Setup of v24:
==> flow/design.v (excerpt) <==
module comm_top(
  input wire sys_clk,
  input wire sys_clk_rst,
  input wire rst,
  input wire bit_in, 
  output wire bit_out, 
  output wire [7:0] data_trans, 
  output wire [7:0] data_recev 
);
  wire [15:0] en_hamming_code; 
  wire [13:0] de_hamming_code; 
Tx_top my_Tx_top(
  .sys_clk(sys_clk),
  .sys_clk_rst(sys_clk_rst),
  .rst(rst),
  .data_out(data_trans), 
  .hammingcode(en_hamming_code),
  .fsk_out(bit_out) 
);
Rx_top my_Rx_top(
  .sys_clk(sys_clk),
  .sys_clk_rst(sys_clk_rst),
  .rst(rst),
  .bit_in(bit_in), 
  .hammingcode(de_hamming_code),
  .sig_out(data_recev) 
);
endmodule
Settings: LEC_CHECK=0, CAP_MARGIN=20, CORE_MARGIN=2, CORE_UTILIZATION=40, SETUP_SLACK_MARGIN=-0.38, SLEW_MARGIN=20; clock period 4.2 ns.
run.sh (not shown) runs the stock make flow with config.mk's settings and CLKGATE_MAP_FILE=.
Here is what was changed in the inputs of v46 compared with v24.
- SETUP_SLACK_MARGIN no longer set, was -0.38
- the clock period (ns, I/O delays scaled along) now 10.0, was 4.2
## What came out
The final reports for v46 and v24 show final setup skew lower in the former. Of v24 and v46, v46 shows the higher wire length of the first global-routing pass, with v24 below it. From v24 to v46 the numbers moved as follows: internal cell power fell by 1.4 mW, peak clock frequency supported by timing fell by 6.8%, proportion of power drawn by combinational gates stayed essentially flat, sequential cell area stayed essentially flat. v24 has a higher non-clock buffer count than v46. Sort v24 and v46 by number of clock buffers in the layout asc -> top: v24.
Changes in v2 relative to v46:
- an added CTS_CLUSTER_SIZE of 49
- a change of SLEW_MARGIN from 20 to 40
- an added CTS_CLUSTER_DIAMETER of 324
- an added CORE_ASPECT_RATIO of 1.99
Notes after the runs:
Between v46 and v2, the difference in combinational cell fraction of total power is negligible.
Worst setup slack after layout: v2 > v46
Global-route wire length before repair came out higher on v2 than on v46.
Heaviest power group: registers -> v46, clock -> v2
Lower routed wire length was reported by v46, not v2.
Of v46 and v2, v46 shows the lower clock network area share, with v2 above it.
Where final design instance area without fill is concerned, v46 is better than v2.
Taking v46 as the reference, in v2 area growth from synthesis to layout went up 1.8 points, fraction of the core area occupied by cells at floorplan moved down.
Input changes introduced in v55 (baseline for comparison: v2):
- changing SLEW_MARGIN from 40 to 0
- changing CTS_CLUSTER_DIAMETER from 324 to 144
- setting CELL_PAD_IN_SITES_GLOBAL_PLACEMENT to 3 for the first time
- setting GPL_ROUTABILITY_DRIVEN to 1 for the first time
- changing CORE_UTILIZATION from 40 to 23
- setting TNS_END_PERCENT to 85 for the first time
- removing CORE_ASPECT_RATIO (formerly 1.99)
- removing CTS_CLUSTER_SIZE (formerly 49)
- setting GPL_TIMING_DRIVEN to 0 for the first time
- setting SETUP_SLACK_MARGIN to -0.01 for the first time
Results
In the metrics for v2 and v55, the one carrying the higher post-route cell area is v55. Taking v2 as the reference, in v55 shortest clock period the worst path allows after layout now sits higher; utilization down 18 points. Compared v55 vs v2, and worst path arrival time is up in v55.

---

comm_top again, from the RTL that the note above started with.
## comm_top
module comm_top(
  input wire sys_clk,
  input wire sys_clk_rst,
  input wire rst,
  input wire bit_in, 
  output wire bit_out, 
  output wire [7:0] data_trans, 
  output wire [7:0] data_recev 
);
Settings: LEC_CHECK=0, CAP_MARGIN=20, CORE_MARGIN=2, CORE_UTILIZATION=68, CTS_CLUSTER_SIZE=37, SLEW_MARGIN=20; clock period 4.0 ns.
The starting point completed without violations.
Next try:
Settings changed: CORE_UTILIZATION 68 to 60, CTS_CLUSTER_SIZE 37 to not set.
Clock period 4.0 ns to 4.22 ns, I/O delays scaled along.
What happened: The new run went through all stages and came out clean; cell area went up slightly; utilization went down by 9.5 points; worst setup slack is better by 190 ps; fmax went down slightly; combinational power went down by a few percent; via count went down by a few percent.
Next try:
Settings changed: CORE_ASPECT_RATIO set to 0.5, CORE_UTILIZATION 60 to 40, SETUP_SLACK_MARGIN set to 3.0.
Clock period 4.22 ns to 10.0 ns, I/O delays scaled along.
Final cell count came out higher by a little under a tenth.
Clock skew hardly moves.
Wire length drops by a few percent.
Next try:
Settings changed: CORE_ASPECT_RATIO 0.5 to not set, CTS_CLUSTER_DIAMETER set to 392, CTS_CLUSTER_SIZE set to 98, PLACE_DENSITY set to 0.88, SETUP_SLACK_MARGIN 3.0 to not set.
- global-route usage rises by 0.61 points
- final cell count stays flat
- utilization went up by 0.18 points
- routed wire length rises by 5.4%
- clock-buffer cell count increases by 2
- cell area increases by 0.61%
- worst hold slack is worse by 9.9 ps
- clock skew came out lower by 4.0 ps
- synthesized cell count does not change

---

quartz:
comm_top again, from the RTL that the note above started with.
## comm_top
module comm_top(
  input wire sys_clk,
  input wire sys_clk_rst,
  input wire rst,
  input wire bit_in, 
  output wire bit_out, 
  output wire [7:0] data_trans, 
  output wire [7:0] data_recev 
);
Settings: LEC_CHECK=0, CAP_MARGIN=20, CORE_MARGIN=2, CORE_UTILIZATION=69, CTS_CLUSTER_DIAMETER=102, CTS_CLUSTER_SIZE=37, PLACE_DENSITY=0.36, SLEW_MARGIN=20; clock period 4.0 ns.
For onyx, these inputs were changed with respect to quartz:
# quartz
export LEC_CHECK = 0
export CAP_MARGIN = 20
export CORE_MARGIN = 2
export CORE_UTILIZATION = 69
export CTS_CLUSTER_DIAMETER = 102
export CTS_CLUSTER_SIZE = 37
export PLACE_DENSITY = 0.36
export SLEW_MARGIN = 20
create_clock -name core_clock -period 4.0 [get_ports {sys_clk}]
# onyx
export LEC_CHECK = 0
export CAP_MARGIN = 20
export CORE_MARGIN = 2
export CORE_UTILIZATION = 66
export SETUP_SLACK_MARGIN = 1.67
export SLEW_MARGIN = 20
create_clock -name core_clock -period 5.92 [get_ports {sys_clk}]
[summary]
On onyx: smallest setup slack after layout is 1760 ps higher than what quartz gave. Against quartz, onyx reports a clock network fraction of design power that is higher. The fill cell total of the finished layout of onyx exceeds that of quartz by about 17%. Actual transition at the worst max-transition pin (lower): quartz.
For amber, these inputs were changed with respect to onyx:
# onyx
export LEC_CHECK = 0
export CAP_MARGIN = 20
export CORE_MARGIN = 2
export CORE_UTILIZATION = 66
export SETUP_SLACK_MARGIN = 1.67
export SLEW_MARGIN = 20
create_clock -name core_clock -period 5.92 [get_ports {sys_clk}]
# amber
export LEC_CHECK = 0
export ABC_AREA = 1
export CAP_MARGIN = 20
export CORE_MARGIN = 2
export CORE_UTILIZATION = 72
export SLEW_MARGIN = 20
create_clock -name core_clock -period 2.33 [get_ports {sys_clk}]
[summary]
Global-route wire length before repair was lower in onyx than in amber.
Compared with onyx, amber shows final design area excluding fillers that has gone up by more than 10%.
The layout from amber, despite a flow that completed every stage, fails the layout checks, with the failing checks listed as negative setup slack.
Static power due to leakage was lower in onyx than in amber.
Here is what was changed in the inputs of violet compared with amber.
# amber
export LEC_CHECK = 0
export ABC_AREA = 1
export CAP_MARGIN = 20
export CORE_MARGIN = 2
export CORE_UTILIZATION = 72
export SLEW_MARGIN = 20
create_clock -name core_clock -period 2.33 [get_ports {sys_clk}]
# violet
export LEC_CHECK = 0
export ABC_AREA = 1
export CAP_MARGIN = 20
export CORE_MARGIN = 2
export CORE_UTILIZATION = 70
export CTS_CLUSTER_DIAMETER = 384
export CTS_CLUSTER_SIZE = 19
export SLEW_MARGIN = 20
create_clock -name core_clock -period 2.33 [get_ports {sys_clk}]
STATUS run=violet STAGES=ALL_DONE FINAL_CHECKS=FAILED CAUSE=negative setup slack
Between amber and violet, number of cells upsized or downsized after cts increased.
On violet: design internal power is 98 µW higher than what amber gave.
Between amber and violet, the part of the power in the clock network is higher for violet.
Comparing the two runs side by side, violet comes out ahead of amber on wire length reported by the detailed router.
The following lists how harbor was set up differently from violet:
# violet
export LEC_CHECK = 0
export ABC_AREA = 1
export CAP_MARGIN = 20
export CORE_MARGIN = 2
export CORE_UTILIZATION = 70
export CTS_CLUSTER_DIAMETER = 384
export CTS_CLUSTER_SIZE = 19
export SLEW_MARGIN = 20
create_clock -name core_clock -period 2.33 [get_ports {sys_clk}]
# harbor
export LEC_CHECK = 0
export CAP_MARGIN = 20
export CORE_MARGIN = 2
export CORE_UTILIZATION = 70
export CTS_CLUSTER_SIZE = 36
export SLEW_MARGIN = 20
create_clock -name core_clock -period 3.7 [get_ports {sys_clk}]
Results
- harbor reached the final stage; the timing, design-rule and antenna checks on its layout passed.
- Cell area | harbor vs violet | harbor smaller
- Cmp harbor and violet / combinational power / higher: violet
- harbor: critical-path maximum fanout higher than violet
- Summary of harbor over violet: reported max-cap violation count ~0 delta; final total power went down by 2.4 mW.
- Number of cells in Yosys stat for harbor: 218 down relative to violet
- Of harbor and violet, the higher smallest hold slack belongs to harbor.
- Delta (harbor minus violet): areal power density over the cells fell by 180 mW/mm²; count of non-CTS buffers in the layout fell by 91.
### harbor -> zinc
# harbor
export LEC_CHECK = 0
export CAP_MARGIN = 20
export CORE_MARGIN = 2
export CORE_UTILIZATION = 70
export CTS_CLUSTER_SIZE = 36
export SLEW_MARGIN = 20
create_clock -name core_clock -period 3.7 [get_ports {sys_clk}]
# zinc
export LEC_CHECK = 0
export CAP_MARGIN = 20
export CORE_MARGIN = 2
export CORE_UTILIZATION = 40
export SLEW_MARGIN = 20
create_clock -name core_clock -period 4.2 [get_ports {sys_clk}]
### Flow results
- Relative to harbor, via count of the first global-routing pass has decreased by 355 in zinc.
- Compare zinc and harbor | area of combinational cells with multiple inputs higher: harbor
- Compared with harbor, in zinc via count saw a decrease; signed area change from the synthesized netlist to the final layout saw an increase.
- Compared with harbor, zinc shows total wire length after detailed routing that has gone down by a little under 10%.
Power is estimated from default activity; no workload was simulated.
